Setup of v23:
==> flow/design.v (excerpt) <==
module systolic_top (
    input  logic         i_clk,
    input  logic         i_nrst,
    input  logic         i_reg_clear,
    input  logic         i_pe_en,
    input  logic         i_psum_out_en,
    input  logic [1:0]   i_mode,
    input  logic [63:0]  i_ifmap,    
    input  logic [7:0]   i_weight,
    output logic [127:0] o_ofmap     
);
    systolic_array #(
        .DATA_WIDTH(8),
        .WIDTH(1),
        .HEIGHT(8)
    ) systolic_array_inst (
        .i_clk(i_clk),
        .i_nrst(i_nrst),
        .i_mode(i_mode),
        .i_reg_clear(i_reg_clear),
        .i_pe_en(i_pe_en),
        .i_psum_out_en(i_psum_out_en),
        .i_ifmap(i_ifmap),
        .i_weight(i_weight),
        .o_ofmap(o_ofmap)
    );
endmodule
Settings: LEC_CHECK=0, CAP_MARGIN=20, CELL_PAD_IN_SITES_DETAIL_PLACEMENT=0, CELL_PAD_IN_SITES_GLOBAL_PLACEMENT=2, CORE_MARGIN=2, CORE_UTILIZATION=44, GPL_TIMING_DRIVEN=1, MAX_ROUTING_LAYER=met4, PLACE_DENSITY_LB_ADDON=0.07, SLEW_MARGIN=20; clock period 5.95 ns.
run.sh (not shown) runs the stock make flow with config.mk's settings and CLKGATE_MAP_FILE=.
v23 finished every stage; the final checks, however, were not passed, the failures being setup timing.
--- input diff v23..v25 ---
- CORE_UTILIZATION now 57, was 44
- PLACE_DENSITY_LB_ADDON no longer set, was 0.07
- CELL_PAD_IN_SITES_GLOBAL_PLACEMENT now 1, was 2
Findings:
Finished, but not clean: v25, with setup timing. v25 against v23; total power is down by a few percent. Diff v23 -> v25: number of buffers inserted to repair setup after CTS went down by about 26%; share of the core filled with cells went up by 16 points.
> inputs changed (v25 -> v45)
- CTS_CLUSTER_SIZE now 17, previously not set
- SETUP_SLACK_MARGIN now 1.73, previously not set
- CAP_MARGIN now 10, was 20
- CORE_UTILIZATION now 72, was 57
- CELL_PAD_IN_SITES_GLOBAL_PLACEMENT now 0, was 1
- PLACE_DENSITY_LB_ADDON now 0.01, previously not set
--- outcome ---
Of the runs v25 and v45, none of them finished clean.
Vertical extent of the die delta for v45 relative to v25: 11% lower
Taking v25 as the reference, in v45 sequential share of the synthesized area has remained practically unchanged, row count has decreased, width of the die has decreased.
v45 vs. v25: routability congestion estimate picked up an extra 7.8%, initial cell density of the core picked up an extra 15 points.
v25 -> v45: area enclosed by the die boundary decreased by more than 10%
The inputs of v16 differ from those of v45 as listed below.
- removing GPL_TIMING_DRIVEN (formerly 1)
- removing CTS_CLUSTER_SIZE (formerly 17)
- removing CELL_PAD_IN_SITES_GLOBAL_PLACEMENT (formerly 0)
- changing CORE_UTILIZATION from 72 to 61
- removing CELL_PAD_IN_SITES_DETAIL_PLACEMENT (formerly 0)
- removing SETUP_SLACK_MARGIN (formerly 1.73)
- changing CAP_MARGIN from 10 to 20
- removing PLACE_DENSITY_LB_ADDON (formerly 0.01)
- removing MAX_ROUTING_LAYER (formerly met4)
- changing the clock period (ns, I/O delays scaled along) from 5.95 to 7.79
Every stage of v16 finished as expected; the final checks, on the other hand, flagged setup timing, which means the layout fails. The synthesis area per yosys of v16 and that of v45 are within noise of each other. Comparing v16 against v45, there is no change at all in number of distinct library cell variants in the gate-level netlist after synthesis. Compared with v45, v16 shows a die size that is 18% higher. From v16 to v45, synthesized cell count did not move at all. Compared with v45, in v16 total cell area at the placement stage dropped 2200 µm², vertical die size moved up. The higher width of the die of v45 and v16 is in v16. Setup slack at placement (v16 over v45): increase, 1.74 ns. v16 does worse than v45 on placeable core area.

---

Setup of v43:
systolic_top again, from the RTL that the note above started with.
## systolic_top
module systolic_top (
    input  logic         i_clk,
    input  logic         i_nrst,
    input  logic         i_reg_clear,
    input  logic         i_pe_en,
    input  logic         i_psum_out_en,
    input  logic [1:0]   i_mode,
    input  logic [63:0]  i_ifmap,    
    input  logic [7:0]   i_weight,
    output logic [127:0] o_ofmap     
);
clock: 10.0 ns
lec_check: 0
abc_area: 1
cap_margin: 35
cell_pad_in_sites_detail_placement: 0
core_margin: 3
core_utilization: 38
cts_cluster_diameter: 77
cts_cluster_size: 72
gpl_routability_driven: 1
max_routing_layer: met4
min_routing_layer: met1
place_density_lb_addon: 0.21
slew_margin: 20
tns_end_percent: 65
Looking at the reports, v43 completed the entire flow and the layout it produced met the timing, DRC and antenna checks.
Input changes introduced in v44 (baseline for comparison: v43):
# v43
export LEC_CHECK = 0
export ABC_AREA = 1
export CAP_MARGIN = 35
export CELL_PAD_IN_SITES_DETAIL_PLACEMENT = 0
export CORE_MARGIN = 3
export CORE_UTILIZATION = 38
export CTS_CLUSTER_DIAMETER = 77
export CTS_CLUSTER_SIZE = 72
export GPL_ROUTABILITY_DRIVEN = 1
export MAX_ROUTING_LAYER = met4
export MIN_ROUTING_LAYER = met1
export PLACE_DENSITY_LB_ADDON = 0.21
export SLEW_MARGIN = 20
export TNS_END_PERCENT = 65
create_clock -name core_clock -period 10.0 [get_ports {i_clk}]
# v44
export LEC_CHECK = 0
export CAP_MARGIN = 20
export CELL_PAD_IN_SITES_GLOBAL_PLACEMENT = 2
export CORE_ASPECT_RATIO = 0.65
export CORE_MARGIN = 2
export CORE_UTILIZATION = 39
export GPL_ROUTABILITY_DRIVEN = 0
export SLEW_MARGIN = 25
export TNS_END_PERCENT = 95
create_clock -name core_clock -period 10.0 [get_ports {i_clk}]
[summary]
- Compared with v43, number of nets in the final layout in v44 decreased by more than 10%.
- What v43 reported for worst reg-to-reg path cell count has to be multiplied by 0.878 to get the figure for v44.
- Of v44 and v43, v43 shows the higher count of buffer and inverter cells on the critical path, with v44 below it.
- Relative to v43, the final cell area reported for v44 is lower.
Edits applied to the flow inputs when going from v44 to v49:
# v44
export LEC_CHECK = 0
export CAP_MARGIN = 20
export CELL_PAD_IN_SITES_GLOBAL_PLACEMENT = 2
export CORE_ASPECT_RATIO = 0.65
export CORE_MARGIN = 2
export CORE_UTILIZATION = 39
export GPL_ROUTABILITY_DRIVEN = 0
export SLEW_MARGIN = 25
export TNS_END_PERCENT = 95
create_clock -name core_clock -period 10.0 [get_ports {i_clk}]
# v49
export LEC_CHECK = 0
export CAP_MARGIN = 20
export CORE_MARGIN = 2
export CORE_UTILIZATION = 40
export SLEW_MARGIN = 20
create_clock -name core_clock -period 9.65 [get_ports {i_clk}]
Findings:
- v49 ended with less arrival time of data at the critical path endpoint than v44.
- On global-route track usage on met1: between v49 and v44, it ends up higher for v44.
- When the final numbers for v49 and v44 were put side by side, the final cell count without fillers turned out to be greater in v49.
- v49 completed; timing, DRC and antenna clean
- Looking only at buffer and inverter count on the worst path, and setting everything else aside, the higher value of v49 and v44 goes to v49.
- v49 vs. v44: floorplan row count increased by about 22% relative to the old numbers; worst setup slack moved down; cell area after layout now sits higher; routed wire length went down about 4.4%.
--- input diff v49..v40 ---
# v49
export LEC_CHECK = 0
export CAP_MARGIN = 20
export CORE_MARGIN = 2
export CORE_UTILIZATION = 40
export SLEW_MARGIN = 20
create_clock -name core_clock -period 9.65 [get_ports {i_clk}]
# v40
export LEC_CHECK = 0
export CAP_MARGIN = 20
export CORE_MARGIN = 2
export CORE_UTILIZATION = 72
export CTS_CLUSTER_DIAMETER = 80
export PLACE_DENSITY = 0.36
export SLEW_MARGIN = 20
create_clock -name core_clock -period 7.83 [get_ports {i_clk}]
==> comparison <==
- v40 did not make it past global routing, where a tool error ended it.
- [compare] base=v49 new=v40: post-placement cell area picked up an extra 10%, number of buffers inserted during clock tree synthesis lost 3, effective utilization at floorplan rose 32 points.
- [compare] base=v49 new=v40: post-CTS setup-driven buffer insertion count picked up an extra 64, sum of net half-perimeters after detailed placement picked up an extra 14%.

---

systolic_top again, from the RTL that the note above started with.
export LEC_CHECK = 0
export ABC_AREA = 1
export CAP_MARGIN = 35
export CELL_PAD_IN_SITES_DETAIL_PLACEMENT = 0
export CORE_MARGIN = 3
export CORE_UTILIZATION = 21
export CTS_CLUSTER_DIAMETER = 77
export CTS_CLUSTER_SIZE = 48
export GPL_ROUTABILITY_DRIVEN = 1
export MAX_ROUTING_LAYER = met4
export MIN_ROUTING_LAYER = met1
export PLACE_DENSITY_LB_ADDON = 0.21
export SLEW_MARGIN = 20
export TNS_END_PERCENT = 65
create_clock -name core_clock -period 10.0 [get_ports {i_clk}]
The baseline finished clean.
Then changed:
Settings changed: ABC_AREA 1 to unset, CAP_MARGIN 35 to 20, CELL_PAD_IN_SITES_DETAIL_PLACEMENT 0 to unset, CELL_PAD_IN_SITES_GLOBAL_PLACEMENT set to 3, CORE_ASPECT_RATIO set to 0.65, CORE_MARGIN 3 to 2, CORE_UTILIZATION 21 to 40, CTS_CLUSTER_DIAMETER 77 to unset, CTS_CLUSTER_SIZE 48 to unset, GPL_ROUTABILITY_DRIVEN 1 to unset, MAX_ROUTING_LAYER met4 to unset, MIN_ROUTING_LAYER met1 to unset, PLACE_DENSITY_LB_ADDON 0.21 to unset, SLEW_MARGIN 20 to 25, TNS_END_PERCENT 65 to 95.
Result: The new run completed with no timing, DRC or antenna violations. Cell area falls by 8.4%. Maximum frequency falls by 0.87%. Worst setup slack loses 0.082 ns.
Then changed:
Settings changed: ABC_AREA set to 1, CAP_MARGIN 20 to 35, CELL_PAD_IN_SITES_DETAIL_PLACEMENT set to 0, CELL_PAD_IN_SITES_GLOBAL_PLACEMENT 3 to unset, CORE_ASPECT_RATIO 0.65 to unset, CORE_UTILIZATION 40 to 21, CTS_CLUSTER_DIAMETER set to 77, CTS_CLUSTER_SIZE set to 48, MAX_ROUTING_LAYER set to met4, MIN_ROUTING_LAYER set to met2, PLACE_DENSITY_LB_ADDON set to 0.18, SLEW_MARGIN 25 to 20, TNS_END_PERCENT 95 to 65.
Effect: Wire length is higher by well over a third. Register-to-register slack got worse by 0.27 ns. Clock power rose by roughly a tenth. Clock skew hardly moves. Setup slack gets better by 0.0042 ns. Via count came out higher by well over a third.
Then changed:
Settings changed: ABC_AREA 1 to 0, GPL_ROUTABILITY_DRIVEN set to 0, MIN_ROUTING_LAYER met2 to met1.
Effect: The new run produced a clean layout; clock skew climbs by 0.0049 ns; worst setup slack got worse by 0.010 ns; final area drops by a little under a tenth; power drops by about a fifth; routed wire length drops by about a fifth; non-clock buffer count drops by 289; clock power drops by about a fifth; fmax is about the same; hold slack improved by 0.015 ns; area after synthesis drops by a few percent; sequential share of layout area climbs by 0.95 points.

---

Starting RTL as in the previous note.
Settings: LEC_CHECK=0, CAP_MARGIN=5, CORE_MARGIN=2, CORE_UTILIZATION=72, CTS_CLUSTER_DIAMETER=374, CTS_CLUSTER_SIZE=40, MAX_ROUTING_LAYER=met4, SETUP_SLACK_MARGIN=1.27, SLEW_MARGIN=20; clock period 9.25 ns.
The starting point died in global routing (GRT-0232).
Change:
--- a/flow/config.mk
+++ b/flow/config.mk
@@ -8 +8 @@
-export CAP_MARGIN = 5
+export CAP_MARGIN = 20
@@ -10,5 +10 @@
-export CORE_UTILIZATION = 72
-export CTS_CLUSTER_DIAMETER = 374
-export CTS_CLUSTER_SIZE = 40
-export MAX_ROUTING_LAYER = met4
-export SETUP_SLACK_MARGIN = 1.27
+export CORE_UTILIZATION = 23
==> flow/constraint.sdc (replaced) <==
create_clock -name core_clock -period 9.65 [get_ports {i_clk}]
set_input_delay 1.9300 -clock core_clock [delete_from_list [all_inputs] [get_ports {i_clk}]]
set_output_delay 1.9300 -clock core_clock [all_outputs]
set_load 0.01 [all_outputs]
This time the run passed the timing, DRC and antenna checks.
Synthesized cell count is unchanged.
Synthesized area does not change.
Die size went up to 3.1 times its value.
Change:
--- a/flow/config.mk
+++ b/flow/config.mk
@@ -10 +10 @@
-export CORE_UTILIZATION = 23
+export CORE_UTILIZATION = 65
==> flow/constraint.sdc (replaced) <==
create_clock -name core_clock -period 7.83 [get_ports {i_clk}]
set_input_delay 1.5660 -clock core_clock [delete_from_list [all_inputs] [get_ports {i_clk}]]
set_output_delay 1.5660 -clock core_clock [all_outputs]
set_load 0.01 [all_outputs]
Outcome:
- This time the run finished but failed the layout checks on capacitance limit, slew limit, setup timing
- core utilization came out higher by 62 points
- die size came out lower by 64%
- non-clock buffer count came out higher by 682
- sequential power came out higher by 25%
- global-route usage came out higher by 31 points
- sequential share of layout area came out lower by 1.1 points
- worst setup slack got worse by 1.8 ns
Change:
--- a/flow/config.mk
+++ b/flow/config.mk
@@ -10 +10,3 @@
-export CORE_UTILIZATION = 65
+export CORE_UTILIZATION = 66
+export CTS_CLUSTER_SIZE = 40
+export MAX_ROUTING_LAYER = met4
==> flow/constraint.sdc (replaced) <==
create_clock -name core_clock -period 7.79 [get_ports {i_clk}]
set_input_delay 1.5580 -clock core_clock [delete_from_list [all_inputs] [get_ports {i_clk}]]
set_output_delay 1.5580 -clock core_clock [all_outputs]
set_load 0.01 [all_outputs]
Now the flow failed in global routing, error GRT-0232.
Die size fell by 1.5%.
Area after synthesis is unchanged.
Synthesized cell count does not change.
Change:
--- a/flow/config.mk
+++ b/flow/config.mk
@@ -10,3 +10 @@
-export CORE_UTILIZATION = 66
-export CTS_CLUSTER_SIZE = 40
-export MAX_ROUTING_LAYER = met4
+export CORE_UTILIZATION = 40
==> flow/constraint.sdc (replaced) <==
create_clock -name core_clock -period 10.0 [get_ports {i_clk}]
set_input_delay 2.0000 -clock core_clock [delete_from_list [all_inputs] [get_ports {i_clk}]]
set_output_delay 2.0000 -clock core_clock [all_outputs]
set_load 0.01 [all_outputs]
- The changed run produced a clean layout
- area after synthesis does not change
- die size grows by 64%
- synthesized cell count does not change

---

Setup of exp/onyx:
systolic_top again, from the RTL that the note above started with.
==> flow/config.mk <==
export PLATFORM = sky130hd
export DESIGN_NAME = systolic_top
export DESIGN_NICKNAME = systolic_top
export VERILOG_FILES = /design/flow/design.v
export SDC_FILE = /design/flow/constraint.sdc
export NUM_CORES = 4
export LEC_CHECK = 0
export CAP_MARGIN = 15
export CORE_MARGIN = 2
export CORE_UTILIZATION = 72
export CTS_CLUSTER_SIZE = 40
export MAX_ROUTING_LAYER = met4
export PLACE_DENSITY = 0.66
export SETUP_SLACK_MARGIN = 1.27
export SLEW_MARGIN = 20
==> flow/constraint.sdc <==
create_clock -name core_clock -period 9.25 [get_ports {i_clk}]
set_input_delay 1.8500 -clock core_clock [delete_from_list [all_inputs] [get_ports {i_clk}]]
set_output_delay 1.8500 -clock core_clock [all_outputs]
set_load 0.01 [all_outputs]
The final report for exp/onyx shows a completed flow and a layout that fails verification, specifically capacitance limit, slew limit, setup timing.
Input changes introduced in exp/amber (baseline for comparison: exp/onyx):
- swapping 15 for 20 in CAP_MARGIN
- clearing PLACE_DENSITY, which used to be 0.66
- swapping 72 for 65 in CORE_UTILIZATION
--- outcome ---
- Across exp/onyx and exp/amber, a clean result was obtained everywhere but in exp/onyx.
- Combinational power for exp/amber: 6.1% down relative to exp/onyx
- There was hardly any difference in sequential power between exp/onyx and exp/amber.
- [compare] base=exp/onyx new=exp/amber: setup slack after layout climbed 0.98 ns, met2 wire length shows a reduction of 7.7%, antenna cell count went down, leakage power total up 0.61 nW, final max-slew violation count went down 2.
- exp/amber vs exp/onyx: design area up slightly
Modified inputs, exp/willow compared to exp/amber
- CTS_CLUSTER_SIZE removed (was 40)
- MAX_ROUTING_LAYER removed (was met4)
- SETUP_SLACK_MARGIN removed (was 1.27)
- CORE_UTILIZATION changed from 65 to 57
- the clock period (ns, I/O delays scaled along) changed from 9.25 to 5.44
Notes after the runs:
- exp/willow finished all stages; however, its layout fails the closing checks, the failures being setup timing.
- Taking exp/amber as the reference, in exp/willow number of cells on the critical path shrank by 5.0%, synthesis-to-layout area growth went up, number of tap cells added at floorplan has increased.
- Between exp/amber and exp/willow, die size increased.
- Against exp/amber, total power of the final layout in exp/willow rose by more than half.
- In exp/willow relative to exp/amber, final cell count had gone up by more than 10%.
- In the final reports, the cell area of exp/willow is larger than that of exp/amber.
#### Input delta (exp/zinc over exp/willow)
- putting CTS_CLUSTER_DIAMETER at 66 where nothing was set
- swapping 57 for 72 in CORE_UTILIZATION
- putting TNS_END_PERCENT at 10 where nothing was set
- swapping 5.44 for 7.83 in the clock period (ns, I/O delays scaled along)
In terms of summed standard-cell area reported by yosys, exp/willow and exp/zinc differ only marginally.
Summary of exp/zinc over exp/willow: worst slack at placement went up 1.64 ns; CTS buffer count increased 5.3%; number of cells after detailed placement moved down.
exp/zinc: aborted in 5_1_grt (tool error)
Measured against each other, exp/willow and exp/zinc differ in area after detailed placement, the higher figure coming from exp/willow.
The run showing the smaller placer congestion estimate is exp/willow.
Number of cell rows | exp/zinc below exp/willow
Inputs modified between exp/zinc and exp/nickel:
- swapping 10 for 95 in TNS_END_PERCENT
- clearing CTS_CLUSTER_DIAMETER, which used to be 66
- swapping 72 for 40 in CORE_UTILIZATION
- swapping 20 for 0 in SLEW_MARGIN
- swapping 7.83 for 10.0 in the clock period (ns, I/O delays scaled along)
## What came out
exp/nickel was carried through to the last stage, and its layout satisfied the timing, DRC and antenna checks.
Number of buffers added by the clock tree synthesis step in exp/nickel vs exp/zinc: down about 5%
Diff exp/zinc..exp/nickel | post-synthesis sequential area ratio | unchanged
Reported for exp/zinc and exp/nickel, total standard cell area after synthesis turned out identical to the last digit.
Of exp/zinc and exp/nickel, the run reporting the higher post-cts repair resize count was exp/zinc.
Re count of instantiated cells in the yosys netlist: no difference whatsoever between exp/nickel and exp/zinc.
exp/nickel against exp/zinc; die area is up by more than half.
exp/nickel vs exp/zinc: cell total after placement down by a few percent
Comparing exp/nickel against exp/zinc, there is no change at all in post-synth area from yosys stat.
Input-level comparison between exp/maple and exp/nickel:
- putting ABC_AREA at 1 where nothing was set
- swapping 20 for 35 in CAP_MARGIN
- putting CELL_PAD_IN_SITES_DETAIL_PLACEMENT at 0 where nothing was set
- swapping 95 for 65 in TNS_END_PERCENT
- putting MAX_ROUTING_LAYER at met4 where nothing was set
- putting CTS_CLUSTER_DIAMETER at 77 where nothing was set
- swapping 40 for 21 in CORE_UTILIZATION
- swapping 0 for 20 in SLEW_MARGIN
==> comparison <==
The post-placement worst setup slack of exp/maple exceeds that of exp/nickel by 0.22 ns. The run with more routed wire is exp/maple, not exp/nickel. In exp/maple relative to exp/nickel, final non-filler cell total had gone up by more than a quarter. Against exp/nickel, clock period minus final worst setup slack in exp/maple came out better. Delta (exp/maple minus exp/nickel): total power of the final layout has increased, overall track demand over capacity in global routing went down by 9.5 points. When exp/maple is measured against exp/nickel, its vertical die dimension turns out about 40% higher. Between exp/maple and exp/nickel, it is exp/maple whose sequential share of layout area is lower, by 1.4 points. What exp/maple reported for cell area has to be multiplied by 0.885 to get the figure for exp/nickel.
Power is estimated from default activity; no workload was simulated.
